==> flow/design.v (excerpt) <==
module top_level(f1,f2,p,in_1,in_2,out,clk,clk2);
input [7:0]in_1, in_2;
input clk;
input clk2;
input [15:0]p;   
input [15:0]f1,f2;  
output [15:0]out;
wire [15:0]a,b;
wire [15:0]r1,r2,r3,r4,r5;
convert inst_1(.float(a), .int8(in_1), .clk(clk));  
convert inst_2(.float(b), .int8(in_2), .clk(clk));
mult inst_3(.B(f1), .C(r1), .A(a), .clk(clk));   
mult inst_4(.B(f2), .C(r2), .A(b), .clk(clk));
main_adder inst_5 (.AA(r1), .BB(r2),.clk(clk), .R_add(r3)); 
mux inst_6(.in1(r4), .in2(p), .sel(clk2), .out(r5));  
main_adder inst_7 (.AA(r3), .BB(r5),.clk(clk), .R_add(r4));  
assign out=r4;
endmodule
For scale: about 2800 cells after synthesis, about 160 flip-flops, about 20000 um^2 of cells after synthesis.
==> flow/config.mk <==
export PLATFORM = sky130hd
export DESIGN_NAME = top_level
export DESIGN_NICKNAME = top_level
export VERILOG_FILES = /design/flow/design.v
export SDC_FILE = /design/flow/constraint.sdc
export NUM_CORES = 4
export LEC_CHECK = 0
export ABC_AREA = 1
export CAP_MARGIN = 5
export CORE_ASPECT_RATIO = 1.81
export CORE_MARGIN = 2
export CORE_UTILIZATION = 72
export CTS_CLUSTER_DIAMETER = 362
export CTS_CLUSTER_SIZE = 53
export MAX_ROUTING_LAYER = met5
export MIN_ROUTING_LAYER = met1
export PLACE_DENSITY_LB_ADDON = 0.01
export SETUP_SLACK_MARGIN = 3.5
export SLEW_MARGIN = 20
==> flow/constraint.sdc <==
create_clock -name core_clock -period 11.8 [get_ports {clk}]
set_input_delay 2.3600 -clock core_clock [delete_from_list [all_inputs] [get_ports {clk}]]
set_output_delay 2.3600 -clock core_clock [all_outputs]
set_load 0.01 [all_outputs]
run.sh (not shown) runs the stock make flow with config.mk's settings and CLKGATE_MAP_FILE=.
The starting point stopped in global routing (5_1_grt).
Next try:
ABC_AREA = default   (was 1)
CAP_MARGIN = 20   (was 5)
CORE_ASPECT_RATIO = default   (was 1.81)
CORE_UTILIZATION = 24   (was 72)
CTS_CLUSTER_DIAMETER = default   (was 362)
CTS_CLUSTER_SIZE = default   (was 53)
MAX_ROUTING_LAYER = default   (was met5)
MIN_ROUTING_LAYER = default   (was met1)
PLACE_DENSITY_LB_ADDON = default   (was 0.01)
SETUP_SLACK_MARGIN = default   (was 3.5)
clock period = 18.2 ns   (was 11.8 ns; I/O delays follow)
Result: This time the run ran to the end with no violations. Synthesized cell count shrinks by 11%. Die area grows to 3.1 times its value. Synthesized area grows by 4.8%.
Next try:
CORE_UTILIZATION = 69   (was 24)
PLACE_DENSITY = 0.66   (was default)
clock period = 10.3 ns   (was 18.2 ns; I/O delays follow)
=> Now the flow finished with negative setup slack left. Hold slack gains 22 ps. Non-clock buffer count is higher by 140. Critical path depth is lower by 2.
Next try:
CORE_UTILIZATION = 72   (was 69)
CTS_CLUSTER_SIZE = 32   (was default)
TNS_END_PERCENT = 35   (was default)
=>
- The changed run completed, yet does not pass: negative setup slack
- setup slack got worse by 320 ps
- sequential share of layout area grows by 0.11 points
- wire length grows by 5.8%
- die size shrinks by about 4%
- global-route usage grows by 2.9 points
- final area shrinks by 0.75%
- synthesized area does not change
- register-to-register slack got worse by 320 ps
- clock skew shrinks by 10 ps
- via count grows by about 3.4%
Next try:
ABC_AREA = 1   (was default)
CORE_UTILIZATION = 70   (was 72)
CTS_CLUSTER_SIZE = default   (was 32)
PLACE_DENSITY = default   (was 0.66)
TNS_END_PERCENT = default   (was 35)
clock period = 18.2 ns   (was 10.3 ns; I/O delays follow)
=> The changed run finished clean. Sequential cell count does not change. Design area came out lower by 10%.
Next try:
CORE_UTILIZATION = 72   (was 70)
CTS_CLUSTER_DIAMETER = 225   (was default)
CTS_CLUSTER_SIZE = 72   (was default)
PLACE_DENSITY_LB_ADDON = 0.28   (was default)
clock period = 10.6 ns   (was 18.2 ns; I/O delays follow)
Outcome: With this change the flow produced a layout that fails on negative setup slack; cell count goes up slightly; core utilization increases by 7.1 points; hold slack hardly moves; sequential share of layout area went down by 0.66 points; wire length goes up by about a fifth.


job 2320:
The RTL this note starts from:
==> flow/design.v <==
module top_level(f1,f2,p,in_1,in_2,out,clk,clk2);
input [7:0]in_1, in_2;
input clk;
input clk2;
input [15:0]p;   
input [15:0]f1,f2;  
output [15:0]out;
wire [15:0]a,b;
wire [15:0]r1,r2,r3,r4,r5;
convert inst_1(.float(a), .int8(in_1), .clk(clk));  
convert inst_2(.float(b), .int8(in_2), .clk(clk));
mult inst_3(.B(f1), .C(r1), .A(a), .clk(clk));   
mult inst_4(.B(f2), .C(r2), .A(b), .clk(clk));
main_adder inst_5 (.AA(r1), .BB(r2),.clk(clk), .R_add(r3)); 
mux inst_6(.in1(r4), .in2(p), .sel(clk2), .out(r5));  
main_adder inst_7 (.AA(r3), .BB(r5),.clk(clk), .R_add(r4));  
assign out=r4;
endmodule
module convert( float, int8,clk);
input clk;
output [15:0] float;
input [7:0] int8;
reg [4:0] exp;
reg [9:0] mantissa;
integer i;
always @(negedge clk)
begin
if(int8 != 8'b0) 
begin
for(i = 0; i < 8; i = i + 1)
    if(int8[i]) 
      exp = i;
      if(exp < 10)
      mantissa = int8 << (10 - exp);
      else
      mantissa = int8;
      exp = exp + 15;
 end
else begin
 mantissa=0;
exp=0;
    end
end
assign float = {1'b0, exp, mantissa};
endmodule
module mult(B,C, A, clk);
input  [15:0]A;
input clk;
input [15:0]B;
output reg    [15:0]C;
wire          [5:0]e;   
wire           [21:0]m;  
wire            [10:0]A_m;     
wire            [10:0]B_m;     
reg           [4:0]C_e;  
wire            C_sign;  
reg           [9:0]C_m;  
assign C_sign=(A[15]^B[15]); 
assign e[5:0]=(A[14:10]+B[14:10]-4'b1111); 
assign A_m[10:0]={1'b1, A[9:0]};
assign B_m[10:0]={1'b1, B[9:0]};
assign m[21:0]=(A_m[10:0])*(B_m[10:0]);   
always@(posedge clk)
begin
if (A==0)   
  begin
  C<=16'b0;
  end
else begin
    if (m[21]==1'b1) 
    begin
    C_m=m[20:11];
    C_e=e[4:0]+m[21];
    C<={C_sign,C_e[4:0],C_m[9:0]};
    end 
    else begin
    C_m=m[19:10];
    C_e=e[4:0]+m[21];
    C<={C_sign,C_e[4:0],C_m[9:0]};
    end
end
end
endmodule
module main_adder (AA, BB,clk, R_add);
input [15:0] AA, BB; 
input clk;             
output  [15:0] R_add;                
wire [14:0]temp_Sum_M_C; 
wire [13:0]temp_Sub_M_C, temp_lza_count_reg;
wire [15:0]temp_L, temp_S;
compare_adder inst_1  (.C_L(temp_L), .C_S(temp_S), .A(AA), .B(BB),.clk(clk));  
shift_adder inst_2    ( temp_sign, temp_Sum_M_C, temp_Sub_M_C, temp_lza_count_reg, temp_L, temp_S,clk);
adder inst_3          (R_add, temp_L, temp_S, temp_sign, temp_Sum_M_C, temp_Sub_M_C, temp_lza_count_reg,clk );
endmodule
module compare_adder (C_L, C_S, A, B,clk);
input [15:0] A, B;
input clk;
output reg[15:0] C_L, C_S;
always@ (posedge clk)
if (A[14:0]>=B[14:0])
 begin
C_L<=A[15:0]; C_S<=B[15:0];
 end
 else begin
C_L<=B[15:0]; C_S<=A[15:0];
 end
endmodule
module shift_adder ( sign, Sum_M_C, Sub_M_C, lza_count_reg,L, S,clk);
input [15:0] L, S;  
input clk;             
output reg sign;                       
reg [13:0] M_C_L, M_C_S;        
reg [13:0]M_C_Lnew, M_C_Snew;   
output  reg[14:0] Sum_M_C;             
output  reg[13:0] Sub_M_C;            
reg [13:0] Sub_M_CS;                     
output reg [13:0] lza_count_reg;                
reg [4:0] count; 
always@ (*)
begin
M_C_L[13:0]={1'b1, L[9:0], 3'b000};                      
M_C_S[13:0]={1'b1, S[9:0], 3'b000};
sign=L[15];                                              
M_C_Snew[13:0]=M_C_S[13:0]>>(L[14:10]-S[14:10]);         
M_C_Lnew[13:0]=M_C_L[13:0];                              
Sum_M_C[14:0]=M_C_Lnew[13:0]+ M_C_Snew[13:0];            
Sub_M_C[13:0]=M_C_Lnew[13:0]- M_C_Snew[13:0];            
begin 
lza_count_reg=14;                                            
for( count=0; count<14; count=count+1 ) 
if( Sub_M_C[ count ] ) 
lza_count_reg=13-count; 
end 
end
endmodule
module adder(R_add, L, S, sign, Sum_M_C, Sub_M_C,lza_count_reg,clk );
input clk;
input [15:0] L, S;               
input sign;                       
input [14:0] Sum_M_C;             
input [13:0] Sub_M_C;            
reg [13:0] Sub_M_CS;                     
input [13:0] lza_count_reg;                
output reg [15:0] R_add;                
always @(posedge clk)
begin
if (L==0 &  S==0)
  begin
  R_add<=16'b0;
  end
  else begin
if (L[15]^S[15]==0)            
 begin
R_add[15]<=sign;                      
R_add[14:10]<=L[14:10]+Sum_M_C[14];   
 if (Sum_M_C[14]==1)
 begin
 R_add[9:0]<=Sum_M_C[13:4];
 end 
 else begin
 R_add[9:0]<=Sum_M_C[12:3];             
 end
 end 
 else begin                         
R_add[15]<=sign;
R_add[14:10]<=L[14:10]-lza_count_reg;
Sub_M_CS[13:0]=(Sub_M_C[13:0]<<lza_count_reg);
R_add[9:0]<=Sub_M_CS[12:3];          
end
end
end
endmodule
module mux(in1, in2, sel, out);  
input [15:0]in1,in2;
input sel;
output reg [15:0]out;
 always @ (*)  
 begin : MUX        
   if (sel == 1'b0) begin
      out = in1;
   end else begin
       out = in2 ;
   end
end
endmodule  
Settings: LEC_CHECK=0, ABC_AREA=1, CAP_MARGIN=20, CORE_ASPECT_RATIO=0.5, CORE_MARGIN=9, CORE_UTILIZATION=58, CTS_CLUSTER_DIAMETER=55, MAX_ROUTING_LAYER=met5, MIN_ROUTING_LAYER=met1, PLACE_DENSITY_LB_ADDON=0.0, SETUP_SLACK_MARGIN=-1.91, SLEW_MARGIN=20; clock period 20.0 ns.
#### Input delta (job 3550 over job 2320)
==> flow/config.mk <==
export PLATFORM = sky130hd
export DESIGN_NAME = top_level
export DESIGN_NICKNAME = top_level
export VERILOG_FILES = /design/flow/design.v
export SDC_FILE = /design/flow/constraint.sdc
export NUM_CORES = 4
export LEC_CHECK = 0
export CAP_MARGIN = 20
export CORE_MARGIN = 2
export CORE_UTILIZATION = 40
export SLEW_MARGIN = 20
==> flow/constraint.sdc <==
create_clock -name core_clock -period 13.5 [get_ports {clk}]
set_input_delay 2.7000 -clock core_clock [delete_from_list [all_inputs] [get_ports {clk}]]
set_output_delay 2.7000 -clock core_clock [all_outputs]
set_load 0.01 [all_outputs]
--- outcome ---
NOTE design area job 2320->job 3550 increased by a little under 10%. On job 3550: share of final layout cell area taken by non-clock buffers is 1.3 points higher than what job 2320 gave. What job 2320 reported for wire length has to be multiplied by 1.16 to get the figure for job 3550. [compare] base=job 2320 new=job 3550: worst endpoint data arrival time shrank by 4.30 ns; global-route wire length before repair increased by 12% relative to the old numbers; aoi/oai-family share of the synthesized area increased by 6.8 points relative to the old numbers. Synthesized instance count: job 3550 lower than job 2320. Job 3550 vs job 2320: number of unique standard cell types used by synthesis up.
--- input diff job 3550..job 1633 ---
--- a/flow/config.mk
+++ b/flow/config.mk
@@ -6,6 +6,8 @@
 export NUM_CORES = 4
 export LEC_CHECK = 0
+export ABC_AREA = 1
 export CAP_MARGIN = 20
 export CORE_MARGIN = 2
-export CORE_UTILIZATION = 40
+export CORE_UTILIZATION = 72
+export PLACE_DENSITY_LB_ADDON = 0.28
 export SLEW_MARGIN = 20
==> flow/constraint.sdc <==
create_clock -name core_clock -period 10.6 [get_ports {clk}]
set_input_delay 2.1200 -clock core_clock [delete_from_list [all_inputs] [get_ports {clk}]]
set_output_delay 2.1200 -clock core_clock [all_outputs]
set_load 0.01 [all_outputs]
## What came out
In job 1633 the implementation ran to completion but is not tape-out ready, as the final checks report negative setup slack. In the tables for job 1633 and job 3550, area added between synthesis and finish reads higher with job 1633. Lower total negative setup slack among job 1633 and job 3550: job 1633. The cell count after placement of job 1633 and that of job 3550 are within noise of each other.
For job 718, these inputs were changed with respect to job 1633:
--- a/flow/config.mk
+++ b/flow/config.mk
@@ -10,4 +10,7 @@
 export CORE_MARGIN = 2
 export CORE_UTILIZATION = 72
-export PLACE_DENSITY_LB_ADDON = 0.28
+export CTS_CLUSTER_DIAMETER = 209
+export CTS_CLUSTER_SIZE = 96
+export PLACE_DENSITY = 0.36
 export SLEW_MARGIN = 20
+export TNS_END_PERCENT = 5
==> flow/constraint.sdc <==
create_clock -name core_clock -period 7.4 [get_ports {clk}]
set_input_delay 1.4800 -clock core_clock [delete_from_list [all_inputs] [get_ports {clk}]]
set_output_delay 1.4800 -clock core_clock [all_outputs]
set_load 0.01 [all_outputs]
--- outcome ---
Taking job 1633 as the reference, in job 718 total stage count of the critical path now larger, global placement routability congestion now larger, tally of filler cells in the layout now smaller. Against job 1633, job 718 comes in 0.05 ns higher on clock network latency to the later pin of the worst-skew pair. Between job 718 and job 1633, it is job 718 whose detailed-router iteration count before antenna repair is higher, by 15. The final report for job 718 shows a completed flow and a layout that fails verification, specifically negative setup slack. Comparing job 718 and job 1633, the higher final instance count without filler cells was measured on job 718. Re hold slack: job 718 is 0.0047 ns up on job 1633.
